build 84:
Design MOTOR_TOP, start of the top module:
module MOTOR_TOP#(   
    parameter C_AXI_ID_WIDTH       = 4,         
    parameter C_AXI_ADDR_WIDTH     = 16,        
    parameter C_AXI_DATA_WIDTH     = 64,        
    parameter C_AXI_NBURST_SUPPORT = 1'b0,      
    parameter C_AXI_BURST_TYPE     = 2'b00,     
    parameter WATCH_DOG_WIDTH      = 12,         
    parameter C_ADDR_SUMOFFSET     =   32'h0000_1000,
    parameter C_ADDR_MOTOR2ETH     =   32'h0000_0000,       
    parameter C_ADDR_ETH2MOTOR     =   32'hE000_0000    
)(    
    input                               sys_clk,
    input                               sys_rst,
   	output                            	saxi_wready,  
   	input [C_AXI_ID_WIDTH-1:0]        	saxi_wid,     
   	input [C_AXI_ADDR_WIDTH-1:0]      	saxi_waddr,   
   	input [7:0]                       	saxi_wlen,    
   	input [2:0]                       	saxi_wsize,   
   	input [1:0]                       	saxi_wburst,  
   	input [1:0]                       	saxi_wlock,   
   	input [3:0]                       	saxi_wcache,  
   	input [2:0]                       	saxi_wprot,   
   	input                             	saxi_wvalid,  
   	output                            	saxi_wd_wready,   
   	input [C_AXI_DATA_WIDTH-1:0]      	saxi_wd_wdata,     
   	input [C_AXI_DATA_WIDTH/8-1:0]    	saxi_wd_wstrb,     
   	input                             	saxi_wd_wlast,     
   	input                             	saxi_wd_wvalid,    
   	output  [C_AXI_ID_WIDTH-1:0]      	saxi_wb_bid,      
   	output  [1:0]                     	saxi_wb_bresp,    
   	output                            	saxi_wb_bvalid,   
   	input                             	saxi_wb_bready,   
   	output                            	saxi_rready,      
   	input [C_AXI_ID_WIDTH-1:0]        	saxi_rid,         
   	input [C_AXI_ADDR_WIDTH-1:0]      	saxi_raddr,       
   	input [7:0]                       	saxi_rlen,        
   	input [2:0]                       	saxi_rsize,       
   	input [1:0]                       	saxi_rburst,      
   	input [1:0]                       	saxi_rlock,       
   	input [3:0]                       	saxi_rcache,      
  ...
Size in the first run: ~350 flip-flops, ~500 I/O pins, about 20000 µm² of cells after synthesis.
==> flow/config.mk <==
export PLATFORM = sky130hd
export DESIGN_NAME = MOTOR_TOP
export DESIGN_NICKNAME = MOTOR_TOP
export VERILOG_FILES = /design/flow/design.v
export SDC_FILE = /design/flow/constraint.sdc
export NUM_CORES = 4
export LEC_CHECK = 0
export ABC_AREA = 1
export CAP_MARGIN = 20
export CELL_PAD_IN_SITES_DETAIL_PLACEMENT = 2
export CELL_PAD_IN_SITES_GLOBAL_PLACEMENT = 2
export CORE_ASPECT_RATIO = 1.06
export CORE_MARGIN = 2
export CORE_UTILIZATION = 40
export CTS_CLUSTER_DIAMETER = 293
export GPL_ROUTABILITY_DRIVEN = 0
export MIN_ROUTING_LAYER = met1
export PLACE_DENSITY = 0.66
export SETUP_SLACK_MARGIN = -0.96
export SLEW_MARGIN = 5
==> flow/constraint.sdc <==
create_clock -name core_clock -period 9.95 [get_ports {sys_clk}]
set_input_delay 1.9900 -clock core_clock [delete_from_list [all_inputs] [get_ports {sys_clk}]]
set_output_delay 1.9900 -clock core_clock [all_outputs]
set_load 0.01 [all_outputs]
run.sh (not shown) runs the stock make flow with config.mk's settings and CLKGATE_MAP_FILE=.
### build 84 -> build 7
# build 84
export LEC_CHECK = 0
export ABC_AREA = 1
export CAP_MARGIN = 20
export CELL_PAD_IN_SITES_DETAIL_PLACEMENT = 2
export CELL_PAD_IN_SITES_GLOBAL_PLACEMENT = 2
export CORE_ASPECT_RATIO = 1.06
export CORE_MARGIN = 2
export CORE_UTILIZATION = 40
export CTS_CLUSTER_DIAMETER = 293
export GPL_ROUTABILITY_DRIVEN = 0
export MIN_ROUTING_LAYER = met1
export PLACE_DENSITY = 0.66
export SETUP_SLACK_MARGIN = -0.96
export SLEW_MARGIN = 5
create_clock -name core_clock -period 9.95 [get_ports {sys_clk}]
# build 7
export LEC_CHECK = 0
export ABC_AREA = 1
export CAP_MARGIN = 20
export CORE_MARGIN = 2
export CORE_UTILIZATION = 66
export CTS_CLUSTER_SIZE = 99
export SLEW_MARGIN = 20
create_clock -name core_clock -period 7.72 [get_ports {sys_clk}]
Notes after the runs:
Build 7 completed end to end with timing, DRC and antenna clean. Core utilization at floorplan was lower in build 84 than in build 7. From build 84 to build 7, area after synthesis did not move at all. [build 7 vs build 84] total routing usage reported by global routing: higher in build 7. Build 7 against build 84: count of clock-buffer cells in the layout decreased about 17%, power consumption has increased.

* * *

Setup of pepper:
MOTOR_TOP again, from the RTL that the note above started with.
// MOTOR_TOP
module MOTOR_TOP#(   
    parameter C_AXI_ID_WIDTH       = 4,         
    parameter C_AXI_ADDR_WIDTH     = 16,        
    parameter C_AXI_DATA_WIDTH     = 64,        
    parameter C_AXI_NBURST_SUPPORT = 1'b0,      
    parameter C_AXI_BURST_TYPE     = 2'b00,     
    parameter WATCH_DOG_WIDTH      = 12,         
    parameter C_ADDR_SUMOFFSET     =   32'h0000_1000,
    parameter C_ADDR_MOTOR2ETH     =   32'h0000_0000,       
    parameter C_ADDR_ETH2MOTOR     =   32'hE000_0000    
)(    
    input                               sys_clk,
    input                               sys_rst,
   	output                            	saxi_wready,  
   	input [C_AXI_ID_WIDTH-1:0]        	saxi_wid,     
   	input [C_AXI_ADDR_WIDTH-1:0]      	saxi_waddr,   
   	input [7:0]                       	saxi_wlen,    
   	input [2:0]                       	saxi_wsize,   
   	input [1:0]                       	saxi_wburst,  
   	input [1:0]                       	saxi_wlock,   
   	input [3:0]                       	saxi_wcache,  
   	input [2:0]                       	saxi_wprot,   
   	input                             	saxi_wvalid,  
   	output                            	saxi_wd_wready,   
   	input [C_AXI_DATA_WIDTH-1:0]      	saxi_wd_wdata,     
   	input [C_AXI_DATA_WIDTH/8-1:0]    	saxi_wd_wstrb,     
   	input                             	saxi_wd_wlast,     
   	input                             	saxi_wd_wvalid,    
  ...
clock: 7.2 ns
lec_check: 0
abc_area: 1
cap_margin: 20
core_aspect_ratio: 0.97
core_margin: 9
core_utilization: 56
cts_cluster_size: 91
gpl_routability_driven: 1
hold_slack_margin: -0.06
max_routing_layer: met5
min_routing_layer: met2
place_density_lb_addon: 0.27
setup_slack_margin: 1.8
slew_margin: 0
Here is what was changed in the inputs of maple compared with pepper.
- removing PLACE_DENSITY_LB_ADDON (formerly 0.27)
- changing CAP_MARGIN from 20 to 15
- setting PLACE_DENSITY to 0.58 for the first time
- setting CELL_PAD_IN_SITES_GLOBAL_PLACEMENT to 2 for the first time
maple | ERROR | 3_1_place_gp_skip_io
There was hardly any difference in count of distinct cell types in the synthesized netlist between pepper and maple.
maple vs. pepper: count of flip-flops with a built-in enable after synthesis held steady, cell area after synthesis held steady, xor/xnor share of the synthesized area held steady.
As far as yosys stat chip area goes, pepper and maple are indistinguishable; the numbers are identical.
~same proportion of register bits with asynchronous set or reset after synthesis in maple and pepper
Changes in yarrow relative to maple:
- GPL_ROUTABILITY_DRIVEN no longer set, was 1
- SETUP_SLACK_MARGIN no longer set, was 1.8
- CORE_ASPECT_RATIO no longer set, was 0.97
- CTS_CLUSTER_SIZE no longer set, was 91
- MIN_ROUTING_LAYER no longer set, was met2
- CORE_UTILIZATION now 40, was 56
- SLEW_MARGIN now 20, was 0
- CAP_MARGIN now 20, was 15
- ABC_AREA no longer set, was 1
- MAX_ROUTING_LAYER no longer set, was met5
- CELL_PAD_IN_SITES_GLOBAL_PLACEMENT no longer set, was 2
- HOLD_SLACK_MARGIN no longer set, was -0.06
- PLACE_DENSITY no longer set, was 0.58
- CORE_MARGIN now 2, was 9
- the clock period (ns, I/O delays scaled along) now 10.0, was 7.2
Findings:
yarrow ended with every stage complete and zero timing, DRC or antenna violations. Compared with maple, in yarrow die area went up about 13%; die boundary width went up about 5%; floorplan row count went up 11; synthesized cell count went down about 20%; vertical die size went up about 8%. On number of enable-type register cells in the synthesized netlist, maple and yarrow are basically level. The total standard cell area after synthesis number comes out lower for yarrow vs maple.
## Diff of input files: sierra against yarrow
- setting MIN_ROUTING_LAYER to met2 for the first time
- setting SETUP_SLACK_MARGIN to -0.86 for the first time
- setting TNS_END_PERCENT to 55 for the first time
- setting PLACE_DENSITY to 0.38 for the first time
- setting CELL_PAD_IN_SITES_GLOBAL_PLACEMENT to 3 for the first time
==> results <==
Internal cell power, yarrow and sierra, higher one = sierra. yarrow → sierra: first-pass GRT wire length picked up an extra 8000 microns; worst setup slack essentially unchanged; final design area excluding fillers went up. Post-detailed-route wirelength per cell (sierra vs. yarrow) increases by more than 10%. In sierra, the utilization came out 0.32 points above the value in yarrow. Relative to yarrow, wire length on met1 decreased by 100% in sierra. | clock power | sierra vs yarrow | about 10% higher |. According to the power report, total power for sierra is higher than for yarrow. As of sierra, final cell count had risen slightly compared to yarrow. Compared sierra against yarrow; latest clock arrival within the worst-skew pair within noise.
Setup changes, sierra to nickel
- removing SETUP_SLACK_MARGIN (formerly -0.86)
- removing MIN_ROUTING_LAYER (formerly met2)
- removing CELL_PAD_IN_SITES_GLOBAL_PLACEMENT (formerly 3)
- removing PLACE_DENSITY (formerly 0.38)
- removing TNS_END_PERCENT (formerly 55)
- changing the clock period (ns, I/O delays scaled along) from 10.0 to 5.62
Results
- The met3 usage in global routing reported for nickel is smaller than that of sierra by 44 points.
- Between nickel and sierra, it is nickel whose final standard cell area without fillers is higher, by about 0.8%.
- nickel vs sierra on global routing usage summed across all routing layers: nickel is the lower one.

* * *

Starting RTL as in the previous note.
Settings: LEC_CHECK=0, ABC_AREA=1, CAP_MARGIN=20, CORE_ASPECT_RATIO=1.16, CORE_MARGIN=2, CORE_UTILIZATION=72, CTS_CLUSTER_DIAMETER=328, CTS_CLUSTER_SIZE=16, GPL_ROUTABILITY_DRIVEN=1, HOLD_SLACK_MARGIN=0.29, MIN_ROUTING_LAYER=met1, PLACE_DENSITY=0.78, SETUP_SLACK_MARGIN=0.65, SLEW_MARGIN=35, TNS_END_PERCENT=5; clock period 4.91 ns.
The baseline passed the timing, DRC and antenna checks.
==> next run, changes <==
Settings changed: CTS_CLUSTER_DIAMETER 328 to default, HOLD_SLACK_MARGIN 0.29 to default, TNS_END_PERCENT 5 to default.
What happened:
- cell count rises slightly
- power goes up by roughly a tenth
- synthesized area does not change
==> next run, changes <==
Settings changed: ABC_AREA 1 to default, CORE_ASPECT_RATIO 1.16 to 1.45, CORE_MARGIN 2 to 3, CORE_UTILIZATION 72 to 60, PLACE_DENSITY 0.78 to default, PLACE_DENSITY_LB_ADDON from default to 0.27, SLEW_MARGIN 35 to 20.
Clock period 4.91 ns to 3.01 ns, I/O delays scaled along.
What happened:
- With this change the flow finished but fails on setup timing
- sequential share of layout area goes down by 0.76 points
- global-route usage goes down by 5.4 points
- die area goes up by about a fifth
- synthesized area goes down by a few percent
- power goes up by well over a third
- clock-buffer cell count goes up by 6
- worst hold slack degrades by 0.033 ns
- via count goes down by roughly a tenth
==> next run, changes <==
Settings changed: CORE_MARGIN 3 to 2, CORE_UTILIZATION 60 to 33.
Clock period 3.01 ns to 7.2 ns, I/O delays scaled along.
After rerunning: The new run finished with timing, DRC and antenna clean; final area decreases by a few percent; routed wire length went down by a few percent; setup slack improved by 2.2 ns; total power decreases by well over a third; register-to-register slack gets better by 3.2 ns; via count drops by a little under a tenth; hold slack improves by 0.060 ns; count of clock-buffer cells in the layout came out higher by 2; sequential share of layout area came out higher by 2.1 points; non-clock buffer count falls by 154; die size rises by well over a third.
==> next run, changes <==
Settings changed: ABC_AREA from default to 1, CORE_UTILIZATION 33 to 70, CTS_CLUSTER_DIAMETER from default to 42.
Clock period 7.2 ns to 4.82 ns, I/O delays scaled along.
Die size shrinks by 49%.
Wire length grows by 7.9%.
Final area grows by 5.2%.
Global-route usage grows by 20 points.
==> next run, changes <==
Settings changed: ABC_AREA 1 to default, CAP_MARGIN 20 to 0, CORE_ASPECT_RATIO 1.45 to default, CORE_UTILIZATION 70 to 72, CTS_CLUSTER_DIAMETER 42 to 217, CTS_CLUSTER_SIZE 16 to 14, GPL_ROUTABILITY_DRIVEN 1 to 0, HOLD_SLACK_MARGIN from default to 0.29, MIN_ROUTING_LAYER met1 to default, PLACE_DENSITY_LB_ADDON 0.27 to 0.25, SETUP_SLACK_MARGIN 0.65 to 0.62, SLEW_MARGIN 20 to 40.
The changed run completed with no timing, DRC or antenna violations.
First-iteration DRC count grows by 49%.
Synthesized area shrinks by 6.5%.
Wire length shrinks by 4.8%.
Synthesized cell count shrinks by 21%.
Global-route usage barely changes.
Total power shrinks by 19%.
Setup slack gets worse by 0.17 ns.
Critical path depth grows by 13.
Count of clock-buffer cells in the layout grows by 1.
Cell area shrinks by 5.8%.

* * *

Setup of alpha:
Starting RTL as in the previous note.
## MOTOR_TOP
module MOTOR_TOP#(   
    parameter C_AXI_ID_WIDTH       = 4,         
    parameter C_AXI_ADDR_WIDTH     = 16,        
    parameter C_AXI_DATA_WIDTH     = 64,        
    parameter C_AXI_NBURST_SUPPORT = 1'b0,      
    parameter C_AXI_BURST_TYPE     = 2'b00,     
    parameter WATCH_DOG_WIDTH      = 12,         
    parameter C_ADDR_SUMOFFSET     =   32'h0000_1000,
    parameter C_ADDR_MOTOR2ETH     =   32'h0000_0000,       
    parameter C_ADDR_ETH2MOTOR     =   32'hE000_0000    
)(    
    input                               sys_clk,
    input                               sys_rst,
   	output                            	saxi_wready,  
   	input [C_AXI_ID_WIDTH-1:0]        	saxi_wid,     
   	input [C_AXI_ADDR_WIDTH-1:0]      	saxi_waddr,   
   	input [7:0]                       	saxi_wlen,    
   	input [2:0]                       	saxi_wsize,   
   	input [1:0]                       	saxi_wburst,  
   	input [1:0]                       	saxi_wlock,   
   	input [3:0]                       	saxi_wcache,  
   	input [2:0]                       	saxi_wprot,   
   	input                             	saxi_wvalid,  
   	output                            	saxi_wd_wready,   
   	input [C_AXI_DATA_WIDTH-1:0]      	saxi_wd_wdata,     
   	input [C_AXI_DATA_WIDTH/8-1:0]    	saxi_wd_wstrb,     
   	input                             	saxi_wd_wlast,     
   	input                             	saxi_wd_wvalid,    
   	output  [C_AXI_ID_WIDTH-1:0]      	saxi_wb_bid,      
   	output  [1:0]                     	saxi_wb_bresp,    
   	output                            	saxi_wb_bvalid,   
   	input                             	saxi_wb_bready,   
   	output                            	saxi_rready,      
   	input [C_AXI_ID_WIDTH-1:0]        	saxi_rid,         
   	input [C_AXI_ADDR_WIDTH-1:0]      	saxi_raddr,       
   	input [7:0]                       	saxi_rlen,        
   	input [2:0]                       	saxi_rsize,       
   	input [1:0]                       	saxi_rburst,      
  ...
==> flow/config.mk <==
export PLATFORM = sky130hd
export DESIGN_NAME = MOTOR_TOP
export DESIGN_NICKNAME = MOTOR_TOP
export VERILOG_FILES = /design/flow/design.v
export SDC_FILE = /design/flow/constraint.sdc
export NUM_CORES = 4
export LEC_CHECK = 0
export CAP_MARGIN = 20
export CELL_PAD_IN_SITES_DETAIL_PLACEMENT = 1
export CELL_PAD_IN_SITES_GLOBAL_PLACEMENT = 0
export CORE_MARGIN = 2
export CORE_UTILIZATION = 40
export MIN_ROUTING_LAYER = met2
export PLACE_DENSITY = 0.38
export SETUP_SLACK_MARGIN = -0.86
export SLEW_MARGIN = 10
export TNS_END_PERCENT = 55
==> flow/constraint.sdc <==
create_clock -name core_clock -period 10.0 [get_ports {sys_clk}]
set_input_delay 2.0000 -clock core_clock [delete_from_list [all_inputs] [get_ports {sys_clk}]]
set_output_delay 2.0000 -clock core_clock [all_outputs]
set_load 0.01 [all_outputs]
alpha | status: complete | timing, DRC, antenna: pass
The inputs of beta differ from those of alpha as listed below.
Settings: swapping 40 for 54 in CORE_UTILIZATION; clearing SETUP_SLACK_MARGIN, which used to be -0.86; clearing PLACE_DENSITY, which used to be 0.38; clearing MIN_ROUTING_LAYER, which used to be met2; clearing CELL_PAD_IN_SITES_GLOBAL_PLACEMENT, which used to be 0; clearing TNS_END_PERCENT, which used to be 55; swapping 10 for 20 in SLEW_MARGIN; clearing CELL_PAD_IN_SITES_DETAIL_PLACEMENT, which used to be 1; swapping 10.0 for 9.95 in the clock period (ns, I/O delays scaled along).
Results
- Sort alpha and beta by total non-filler cell area in the finished layout, ascending, and beta comes first.
- Compared with alpha, tally of non-filler cells in the final layout in beta decreased by a few percent.
- beta: detailed-route via count is 5,686 lower than what alpha reported.
The inputs of gamma differ from those of beta as listed below.
Settings: MIN_ROUTING_LAYER: unset -> met1; SLEW_MARGIN: 20 -> 5; CELL_PAD_IN_SITES_DETAIL_PLACEMENT: unset -> 2; CELL_PAD_IN_SITES_GLOBAL_PLACEMENT: unset -> 2; ABC_AREA: unset -> 0; SETUP_SLACK_MARGIN: unset -> -0.96; GPL_ROUTABILITY_DRIVEN: unset -> 0; CTS_CLUSTER_DIAMETER: unset -> 293; PLACE_DENSITY: unset -> 0.36; CORE_UTILIZATION: 54 -> 40; CORE_ASPECT_RATIO: unset -> 1.06.
==> results <==
For gamma and beta, there was not a single run that failed to finish clean. Taking beta as the reference, in gamma insertion delay to the later sink of the worst-skew pair rose 0.03 ns; initial cell density of the core fell 14 points; final design area excluding fillers rose 1.8%; post-detailed-route via-to-cell ratio fell about 2%. Core region area deteriorates in gamma relative to beta. gamma vs beta — reported leakage power climbed slightly. gamma vs. beta: worst hold slack went up by 0.0052 ns. On clock skew, gamma does better than beta. Between gamma and beta, it is gamma whose overall power is higher, by about 4.3%. For fill cell instance count of the final layout, dividing the value from gamma by the value from beta gives 1.7.
Power figures rest on the tool's default switching activity, not on a simulated workload.
